## apb_fifo
module apb_fifo (
    input  wire                   clk,         
    input  wire                   rst,         
    input  wire                   psel,        
    input  wire [3:0]            paddr,       
    input  wire [31:0]            pwdata,      
    input  wire                   penable,     
    input  wire                   pwrite,      
    output reg  [31:0]            prdata,      
    output reg                    pready       
);
Size in the first run: roughly 630 flip-flops, about 74 I/O pins, ~28000 um^2 of cells after synthesis.
Settings: LEC_CHECK=0, ABC_AREA=0, CAP_MARGIN=20, CELL_PAD_IN_SITES_DETAIL_PLACEMENT=1, CELL_PAD_IN_SITES_GLOBAL_PLACEMENT=2, CORE_ASPECT_RATIO=1.77, CORE_MARGIN=2, CORE_UTILIZATION=40, CTS_CLUSTER_SIZE=51, GPL_ROUTABILITY_DRIVEN=0, HOLD_SLACK_MARGIN=0.02, MIN_ROUTING_LAYER=met1, PLACE_DENSITY_LB_ADDON=0.26, SETUP_SLACK_MARGIN=1.29, SLEW_MARGIN=20, TNS_END_PERCENT=25; clock period 5.0 ns.
run.sh (not shown) runs the stock make flow with config.mk's settings and CLKGATE_MAP_FILE=.
Rerun with:
==> flow/config.mk (replaced) <==
export PLATFORM = sky130hd
export DESIGN_NAME = apb_fifo
export DESIGN_NICKNAME = apb_fifo
export VERILOG_FILES = /design/flow/design.v
export SDC_FILE = /design/flow/constraint.sdc
export NUM_CORES = 4
export LEC_CHECK = 0
export CAP_MARGIN = 20
export CELL_PAD_IN_SITES_GLOBAL_PLACEMENT = 2
export CORE_ASPECT_RATIO = 1.39
export CORE_MARGIN = 6
export CORE_UTILIZATION = 29
export CTS_CLUSTER_DIAMETER = 153
export GPL_ROUTABILITY_DRIVEN = 0
export GPL_TIMING_DRIVEN = 0
export MAX_ROUTING_LAYER = met4
export SETUP_SLACK_MARGIN = 0.95
export SLEW_MARGIN = 20
export TNS_END_PERCENT = 30
What happened:
- worst hold slack degrades by 100 ps
- synthesized cell count is unchanged
- fmax increases by roughly a tenth
Rerun with:
==> flow/config.mk (replaced) <==
export PLATFORM = sky130hd
export DESIGN_NAME = apb_fifo
export DESIGN_NICKNAME = apb_fifo
export VERILOG_FILES = /design/flow/design.v
export SDC_FILE = /design/flow/constraint.sdc
export NUM_CORES = 4
export LEC_CHECK = 0
export CAP_MARGIN = 20
export CORE_MARGIN = 2
export CORE_UTILIZATION = 40
export SETUP_SLACK_MARGIN = 0.46
export SLEW_MARGIN = 20
==> flow/constraint.sdc (replaced) <==
create_clock -name core_clock -period 3.4 [get_ports {clk}]
set_input_delay 0.6800 -clock core_clock [delete_from_list [all_inputs] [get_ports {clk}]]
set_output_delay 0.6800 -clock core_clock [all_outputs]
set_load 0.01 [all_outputs]
Worst setup slack is worse by 1400 ps.
Cell area went down by a few percent.
Routed wire length went down by about a fifth.
Total power went up by well over a third.
Utilization went up by 12 points.
Fmax went up by a little under a tenth.
Synthesized cell count stays the same.
Via count went down by a few percent.
Worst hold slack is worse by 230 ps.

* * *

trial 53:
Starting RTL as in the previous note.
## apb_fifo
module apb_fifo (
    input  wire                   clk,         
    input  wire                   rst,         
    input  wire                   psel,        
    input  wire [3:0]            paddr,       
    input  wire [31:0]            pwdata,      
    input  wire                   penable,     
    input  wire                   pwrite,      
    output reg  [31:0]            prdata,      
    output reg                    pready       
);
parameter DEPTH = 16;   
parameter idle = 0, check_op = 1, write_data = 2, read_data =3,send_ready = 4;
reg [2:0] state;
reg [3:0] addr ;
 reg [31:0] wdata,rdata;
  reg [31:0] mem [0:15];
reg [3:0] wr_ptr;    
reg [3:0] rd_ptr;    
reg [4:0] count;     
reg [1:0] cwait;
always @(posedge clk or negedge rst) begin
    if (rst == 0) begin
        for(int i = 0; i<16;i++)
        begin
        mem[i] <= 0;
        end
        wr_ptr <= 0;
        rd_ptr <= 0;
        count <= 0;
        pready <= 0;
        state   <= idle;
        pready <= 0;
        prdata <= 0;
        addr   <= 0;
        wdata  <= 0;
        rdata  <= 0;
        cwait  <= 0;
    end else begin
        case(state)
        idle:
        begin
            wr_ptr <= 0;
            rd_ptr <= 0;
            count <= 0;
            pready <= 0;
            prdata <= 0;
            addr   <= 0;
            wdata  <= 0;
            rdata  <= 0;
            cwait  <= 0;
            state <= check_op;
        end
        check_op:
        begin
         if (penable && psel && pwrite && count != 15)
         begin 
            state   <= write_data;
            addr    <= paddr;
            wdata   <= pwdata;
         end
         else if (penable && psel && !pwrite && count != 0)
         begin
            state  <= read_data;
            addr   <= paddr;
         end
         else 
            state  <= check_op;
        end
        write_data:
        begin
            mem[addr] <= wdata;
            if(cwait < 2)
            begin
              state <= write_data;
              cwait <= cwait + 1;
            end
  ...
==> flow/config.mk <==
export PLATFORM = sky130hd
export DESIGN_NAME = apb_fifo
export DESIGN_NICKNAME = apb_fifo
export VERILOG_FILES = /design/flow/design.v
export SDC_FILE = /design/flow/constraint.sdc
export NUM_CORES = 4
export LEC_CHECK = 0
export CAP_MARGIN = 0
export CORE_MARGIN = 2
export CORE_UTILIZATION = 72
export CTS_CLUSTER_SIZE = 33
export PLACE_DENSITY_LB_ADDON = 0.01
export SETUP_SLACK_MARGIN = 0.74
export SLEW_MARGIN = 20
==> flow/constraint.sdc <==
create_clock -name core_clock -period 2.57 [get_ports {clk}]
set_input_delay 0.5140 -clock core_clock [delete_from_list [all_inputs] [get_ports {clk}]]
set_output_delay 0.5140 -clock core_clock [all_outputs]
set_load 0.01 [all_outputs]
Trial 53 had finished all stages when the layout checks came back failing, citing setup timing.
Input-level comparison between build 54 and trial 53:
# trial 53
export LEC_CHECK = 0
export CAP_MARGIN = 0
export CORE_MARGIN = 2
export CORE_UTILIZATION = 72
export CTS_CLUSTER_SIZE = 33
export PLACE_DENSITY_LB_ADDON = 0.01
export SETUP_SLACK_MARGIN = 0.74
export SLEW_MARGIN = 20
create_clock -name core_clock -period 2.57 [get_ports {clk}]
# build 54
export LEC_CHECK = 0
export CAP_MARGIN = 20
export CORE_ASPECT_RATIO = 0.94
export CORE_MARGIN = 2
export CORE_UTILIZATION = 72
export CTS_CLUSTER_SIZE = 15
export PLACE_DENSITY_LB_ADDON = 0.03
export SETUP_SLACK_MARGIN = 0.55
export SLEW_MARGIN = 20
create_clock -name core_clock -period 1.89 [get_ports {clk}]
Results
Build 54: aborted in global routing (tool error)
Trial 53 → build 54: synthesized-area fraction occupied by and/or/nand/nor cells was more or less identical; number of core rows went down by 3; arithmetic-cell share of the synthesized area counting full adders, half adders and majority gates was more or less identical.
Comparing trial 53 against build 54, there is no change at all in XOR/XNOR share of the synthesized area.

* * *

## before
apb_fifo again, from the RTL that the note above started with.
// apb_fifo
module apb_fifo (
    input  wire                   clk,         
    input  wire                   rst,         
    input  wire                   psel,        
    input  wire [3:0]            paddr,       
    input  wire [31:0]            pwdata,      
    input  wire                   penable,     
    input  wire                   pwrite,      
    output reg  [31:0]            prdata,      
    output reg                    pready       
);
export LEC_CHECK = 0
export CAP_MARGIN = 20
export CORE_ASPECT_RATIO = 1.17
export CORE_MARGIN = 7
export CORE_UTILIZATION = 24
export CTS_CLUSTER_SIZE = 39
export MIN_ROUTING_LAYER = met2
export PLACE_DENSITY_LB_ADDON = 0.16
export SLEW_MARGIN = 20
create_clock -name core_clock -period 2.01 [get_ports {clk}]
The flow completed for before, but it is not clean: the layout still shows setup timing.
#### Input delta (after over before)
Settings: a change of CORE_UTILIZATION from 24 to 58; a deleted PLACE_DENSITY_LB_ADDON that had been 0.16; a deleted CORE_ASPECT_RATIO that had been 1.17; a deleted CTS_CLUSTER_SIZE that had been 39; a deleted MIN_ROUTING_LAYER that had been met2; a change of CORE_MARGIN from 7 to 2; a change of the clock period (ns, I/O delays scaled along) from 2.01 to 2.57.
[summary]
- after does better than before on detailed router's first-iteration violation count.
- Across before and after, a clean result was obtained everywhere but in before.
- What the final checks of before revealed, after a flow that finished every stage, was a layout that fails on setup timing.
- A slowest stage cell on the critical path of sky130_fd_sc_hd__dfrtp_1 is what after shows, while sky130_fd_sc_hd__o211ai_1 belongs to before.
- The flop share of the area number comes out lower for before vs after.
- Delta (after minus before): total routing usage reported by global routing higher, count of multi-input combinational gates ~0 delta.
- after: overall routed net length is 22% lower than what before reported.
- Delta (after minus before): fmax decreased by 10% relative to the old numbers; floorplan die height decreased by 42% relative to the old numbers.

* * *

Starting RTL as in the previous note.
clock: 3.12 ns
lec_check: 0
abc_area: 0
cap_margin: 25
core_aspect_ratio: 1.11
core_margin: 2
core_utilization: 15
cts_cluster_size: 35
gpl_timing_driven: 0
place_density_lb_addon: 0.08
setup_slack_margin: 0.42
slew_margin: 35
Change:
==> flow/config.mk (replaced) <==
export PLATFORM = sky130hd
export DESIGN_NAME = apb_fifo
export DESIGN_NICKNAME = apb_fifo
export VERILOG_FILES = /design/flow/design.v
export SDC_FILE = /design/flow/constraint.sdc
export NUM_CORES = 4
export LEC_CHECK = 0
export CAP_MARGIN = 0
export CORE_MARGIN = 2
export CORE_UTILIZATION = 70
export CTS_CLUSTER_SIZE = 33
export SLEW_MARGIN = 20
==> flow/constraint.sdc (replaced) <==
create_clock -name core_clock -period 2.57 [get_ports {clk}]
set_input_delay 0.5140 -clock core_clock [delete_from_list [all_inputs] [get_ports {clk}]]
set_output_delay 0.5140 -clock core_clock [all_outputs]
set_load 0.01 [all_outputs]
Outcome:
- The changed run produced a clean layout
- clock power goes down by 2.9%
- total power goes up by 9.4%
- final area goes down by 8.9%
Change:
--- a/flow/config.mk
+++ b/flow/config.mk
@@ -7,6 +7,9 @@
 export LEC_CHECK = 0
-export CAP_MARGIN = 0
+export CAP_MARGIN = 20
 export CORE_MARGIN = 2
-export CORE_UTILIZATION = 70
-export CTS_CLUSTER_SIZE = 33
+export CORE_UTILIZATION = 72
+export CTS_CLUSTER_DIAMETER = 341
+export CTS_CLUSTER_SIZE = 15
+export PLACE_DENSITY_LB_ADDON = 0.14
+export SETUP_SLACK_MARGIN = 0.55
 export SLEW_MARGIN = 20
==> flow/constraint.sdc (replaced) <==
create_clock -name core_clock -period 1.89 [get_ports {clk}]
set_input_delay 0.3780 -clock core_clock [delete_from_list [all_inputs] [get_ports {clk}]]
set_output_delay 0.3780 -clock core_clock [all_outputs]
set_load 0.01 [all_outputs]
Effect: This time the run completed and failed the layout checks on negative setup slack; fmax rises by 0.94%; die area is lower by 2.7%; worst setup slack is worse by 660 ps; first-iteration DRC count is higher by 140%; routed wire length grows by 51%; combinational power increases by 110%; sequential cell count stays the same.
Power and IR drop assume default switching activity.
